==> sierra: inputs <==
## apb_uart
module apb_uart #(
    parameter SYSTEM_FREQUENCY = 50_000_000,
    parameter SAMPLING_RATE = 16
)(
    input pclk,  
    input preset_n,  
    input psel,
    input penable,
    input pwrite,
    input[11:0] paddr,
    input[3:0] pstrb,
    input[31:0] pwdata,
    output pready,
    output pslverr,
    output[31:0] prdata,
    output irq,
    output logic baud_o,
    output logic tick_rx, 
    input cts_n,
    input rx,
    output tx,
    output rts_n
);
    localparam logic [11:0] ADDR_TDR = 12'h000;
    localparam logic [11:0] ADDR_RDR = 12'h004;
    localparam logic [11:0] ADDR_LCR = 12'h008;
    localparam logic [11:0] ADDR_OCR = 12'h00C;
    localparam logic [11:0] ADDR_LSR = 12'h010;
    localparam logic [11:0] ADDR_FCR = 12'h014;
    localparam logic [11:0] ADDR_IER = 12'h018;
    localparam logic [11:0] ADDR_IIR = 12'h01C;
    localparam logic [11:0] ADDR_HCR = 12'h020;
    logic [31:0] tdr;
    logic [31:0] rdr;
    logic [31:0] lcr;
    logic [31:0] ocr;
    logic [31:0] lsr;
    logic [31:0] fcr;
    logic [31:0] ier;
    logic [31:0] iir;
    logic [31:0] hcr;
  ...
Settings: LEC_CHECK=0, ABC_AREA=1, CAP_MARGIN=20, CORE_MARGIN=2, CORE_UTILIZATION=71, CTS_CLUSTER_DIAMETER=258, CTS_CLUSTER_SIZE=15, HOLD_SLACK_MARGIN=0.29, MAX_ROUTING_LAYER=met4, SLEW_MARGIN=20; clock period 11.8 ns.
run.sh (not shown) runs the stock make flow with config.mk's settings and CLKGATE_MAP_FILE=.
==> zinc (differences from sierra) <==
Settings changed: ABC_AREA 1 to unset, CORE_UTILIZATION 71 to 57, CTS_CLUSTER_DIAMETER 258 to unset, CTS_CLUSTER_SIZE 15 to unset, HOLD_SLACK_MARGIN 0.29 to unset, MAX_ROUTING_LAYER met4 to unset.
==> flow/constraint.sdc (replaced) <==
create_clock -name core_clock -period 6.06 [get_ports {pclk}]
set_input_delay 1.2120 -clock core_clock [delete_from_list [all_inputs] [get_ports {pclk}]]
set_output_delay 1.2120 -clock core_clock [all_outputs]
set_load 0.01 [all_outputs]
==> qor summary <==
item                                                                                                                 sierra                     zinc
Outcome                                                                                             complete, no violations  complete, no violations
Origin of the worst setup path                                                                                     preset_n     paddr_d[1]$_DFF_PN0_
Beginning of the worst register-to-register path                    apb_slave_inst.register_file_inst.fcr_o[0]$_SDFFE_PN0P_     paddr_d[1]$_DFF_PN0_
Length in cells of the worst reg-to-reg path                                                                              7                        8
Share of synthesized cell area in and-or and or-and compound cells                                                    14.7%                    9.81%
Die Area                                                                                                         49,600 µm²               60,300 µm²
Setup slack after layout                                                                                            6.09 ns                  2.31 ns
Placer congestion estimate                                                                                            0.927                    0.838
Top-area cell share                                                                                                   28.0%                    28.6%
Number of cells in Yosys stat                                                                                         3,835                    3,020
Switching power                                                                                                     1030 µW                  2340 µW
Number of nets produced by synthesis                                                                                  3,940                    3,125
Core Region                                                                                                      47,400 µm²               57,700 µm²
Total design power                                                                                                  4890 µW                11,100 µW
Multi-input gate share of total cell area                                                                             33.8%                    35.2%
Met2 Use GR                                                                                                           56.9%                    42.7%
M3 GR Usage                                                                                                           5.83%                    4.27%
Worst setup slack before clock tree synthesis                                                                       5.56 ns                  2.31 ns
Number of buffers inserted during clock tree synthesis                                                                   59                       83
Mean instance size in the synthesized netlist                                                                      8.86 µm²                 11.0 µm²
Non-CTS inverters                                                                                                       454                       69
Post-synth mux share                                                                                                 0.442%                    8.30%


==> juniper <==
apb_uart again, from the RTL that the note above started with.
make LEC_CHECK=0 ABC_AREA=1 CAP_MARGIN=20 CORE_ASPECT_RATIO=0.7 CORE_MARGIN=2 CORE_UTILIZATION=72 CTS_CLUSTER_DIAMETER=377 CTS_CLUSTER_SIZE=10 HOLD_SLACK_MARGIN=0.18 PLACE_DENSITY_LB_ADDON=0.12 SETUP_SLACK_MARGIN=0.99 SLEW_MARGIN=20 finish   # period 3.37 ns
==> onyx (differences from juniper) <==
==> flow/config.mk (replaced) <==
export PLATFORM = sky130hd
export DESIGN_NAME = apb_uart
export DESIGN_NICKNAME = apb_uart
export VERILOG_FILES = /design/flow/design.v
export SDC_FILE = /design/flow/constraint.sdc
export NUM_CORES = 4
export LEC_CHECK = 0
export CAP_MARGIN = 20
export CORE_ASPECT_RATIO = 0.72
export CORE_MARGIN = 2
export CORE_UTILIZATION = 72
export CTS_CLUSTER_DIAMETER = 26
export CTS_CLUSTER_SIZE = 50
export HOLD_SLACK_MARGIN = -0.09
export PLACE_DENSITY_LB_ADDON = 0.01
export SETUP_SLACK_MARGIN = 0.96
export SLEW_MARGIN = 20
==> comparison table <==
Fraction of area in multi-input gates: onyx 0.3413; juniper 0.3314
Number of buffers added by the clock tree synthesis step: onyx 135; juniper 90
Post-synthesis compound-gate area fraction: onyx 0.09811; juniper 0.1472
Wire length per cell after detailed routing: onyx 27.67 um; juniper 20.24 um
Run status: onyx no timing/DRC/antenna violations; juniper no timing/DRC/antenna violations
Leading power group: onyx the clock network; juniper registers
Post-route minimum period: onyx 2817 ps; juniper 2437 ps
Layout buffer count excluding clock buffers: onyx 214; juniper 152
Logic pwr share: onyx 0.021; juniper 0.020
Final-layout clock-cell area share: onyx 0.1135; juniper 0.06787
Clock net power: onyx 14200 uW; juniper 8930 uW
Multi-input gates: onyx 1982; juniper 2422
Endpoint of the most critical register-to-register path: onyx uart_tx_top_inst.fifo_tx_inst.count[4]; juniper uart_rx_top_inst.fifo_rx_inst.mem[1][3]
Synthesized chip area reported by yosys: onyx 33270 um2; juniper 33980 um2
Setup slack after layout: onyx 553.3 ps; juniper 932.7 ps
Antenna violations before repair: onyx 1; juniper 2


==> inputs of lagoon <==
Starting RTL as in the previous note.
Settings: LEC_CHECK=0, ABC_AREA=1, CAP_MARGIN=20, CELL_PAD_IN_SITES_DETAIL_PLACEMENT=0, CORE_MARGIN=2, CORE_UTILIZATION=72, CTS_CLUSTER_DIAMETER=336, CTS_CLUSTER_SIZE=15, GPL_ROUTABILITY_DRIVEN=0, GPL_TIMING_DRIVEN=1, HOLD_SLACK_MARGIN=0.3, PLACE_DENSITY_LB_ADDON=0.01, SETUP_SLACK_MARGIN=0.96, SLEW_MARGIN=20; clock period 3.37 ns.
==> maple (differences from lagoon) <==
==> flow/config.mk (replaced) <==
export PLATFORM = sky130hd
export DESIGN_NAME = apb_uart
export DESIGN_NICKNAME = apb_uart
export VERILOG_FILES = /design/flow/design.v
export SDC_FILE = /design/flow/constraint.sdc
export NUM_CORES = 4
export LEC_CHECK = 0
export CAP_MARGIN = 20
export CORE_MARGIN = 2
export CORE_UTILIZATION = 70
export CTS_CLUSTER_DIAMETER = 374
export CTS_CLUSTER_SIZE = 10
export SETUP_SLACK_MARGIN = 0.66
export SLEW_MARGIN = 20
==> willow (differences from lagoon) <==
==> flow/config.mk (replaced) <==
export PLATFORM = sky130hd
export DESIGN_NAME = apb_uart
export DESIGN_NICKNAME = apb_uart
export VERILOG_FILES = /design/flow/design.v
export SDC_FILE = /design/flow/constraint.sdc
export NUM_CORES = 4
export LEC_CHECK = 0
export CAP_MARGIN = 20
export CORE_MARGIN = 2
export CORE_UTILIZATION = 40
export SLEW_MARGIN = 20
==> flow/constraint.sdc (replaced) <==
create_clock -name core_clock -period 20.0 [get_ports {pclk}]
set_input_delay 4.0000 -clock core_clock [delete_from_list [all_inputs] [get_ports {pclk}]]
set_output_delay 4.0000 -clock core_clock [all_outputs]
set_load 0.01 [all_outputs]
==> pepper (differences from lagoon) <==
==> flow/config.mk (replaced) <==
export PLATFORM = sky130hd
export DESIGN_NAME = apb_uart
export DESIGN_NICKNAME = apb_uart
export VERILOG_FILES = /design/flow/design.v
export SDC_FILE = /design/flow/constraint.sdc
export NUM_CORES = 4
export LEC_CHECK = 0
export ABC_AREA = 1
export CAP_MARGIN = 0
export CORE_ASPECT_RATIO = 0.7
export CORE_MARGIN = 2
export CORE_UTILIZATION = 72
export CTS_CLUSTER_DIAMETER = 377
export CTS_CLUSTER_SIZE = 10
export HOLD_SLACK_MARGIN = 0.29
export PLACE_DENSITY_LB_ADDON = 0.12
export SETUP_SLACK_MARGIN = 0.99
export SLEW_MARGIN = 20
==> results.cfg <==
; flow metrics
[sta]
slew_headroom_pct = 30.8

[yosys]
synth_seq_share_pct = 57.6
synthMuxAreaShare_pct = 8.30

[final_layout]
sh_seq_area_pct = 50.6
area_growth_pct = 14.0
nMultiInputCombCells = 1982

[pwr]
intPower_mw = 2.63

[grt]
grt_max_degree = 87
antenna_found_initial = 4
gr-usage-met2_pct = 28.4

[detailed_routing]
wl_met1_mm = 39.1

[setup_path]
crit_path_max_fanout = 8
worstSetupPathType = flop to primary output
critPathCapture = baud_o
endpoint_kind = primary output
regToRegSetupSlack_ps = 16280

[placement]
placed_cell_area_um2 = 35100

[cts]
cts_setup_buffers = 0

[run_status]
status = no timing/DRC/antenna violations
That was willow.
==> results.cfg <==
; flow metrics
[grt]
grt_max_degree = 95
gr-usage-met2_pct = 57.1

[run_status]
status = no timing/DRC/antenna violations

[sta]
slew_headroom_pct = 32.5

[yosys]
synth_seq_share_pct = 57.6
synthMuxAreaShare_pct = 8.30

[setup_path]
endpoint_kind = primary output
crit_path_max_fanout = 8
critPathCapture = tick_rx
worstSetupPathType = flop to primary output

[pwr]
intPower_mw = 15.4

[final_layout]
sh_seq_area_pct = 51.0
nMultiInputCombCells = 1982
That was maple.
==> results.cfg <==
; flow metrics
[setup_path]
critPathCapture = uart_rx_top_inst.fifo_rx_inst.mem[1][3]
worstSetupPathType = flop to flop
regToRegSetupSlack_ps = 930

[yosys]
synth_seq_share_pct = 56.4
synthMuxAreaShare_pct = 0.442

[final_layout]
nMultiInputCombCells = 2422
area_growth_pct = 13.5

[cts]
cts_setup_buffers = 6

[grt]
gr-usage-met2_pct = 56.7
antenna_found_initial = 2
grt_max_degree = 114

[run_status]
status = no timing/DRC/antenna violations
That was pepper.
==> results.cfg <==
; flow metrics
[run_status]
status = no timing/DRC/antenna violations

[yosys]
synth_seq_share_pct = 56.4
synthMuxAreaShare_pct = 0.442

[final_layout]
nMultiInputCombCells = 2422
area_growth_pct = 10.5

[grt]
gr-usage-met2_pct = 55.7

[pwr]
intPower_mw = 13.5

[sta]
slew_headroom_pct = 31.7

[setup_path]
critPathCapture = uart_tx_top_inst.fifo_tx_inst.count[4]
crit_path_max_fanout = 8

[detailed_routing]
wl_met1_mm = 34.2
That was lagoon.
Power figures rest on the tool's default switching activity, not on a simulated workload.
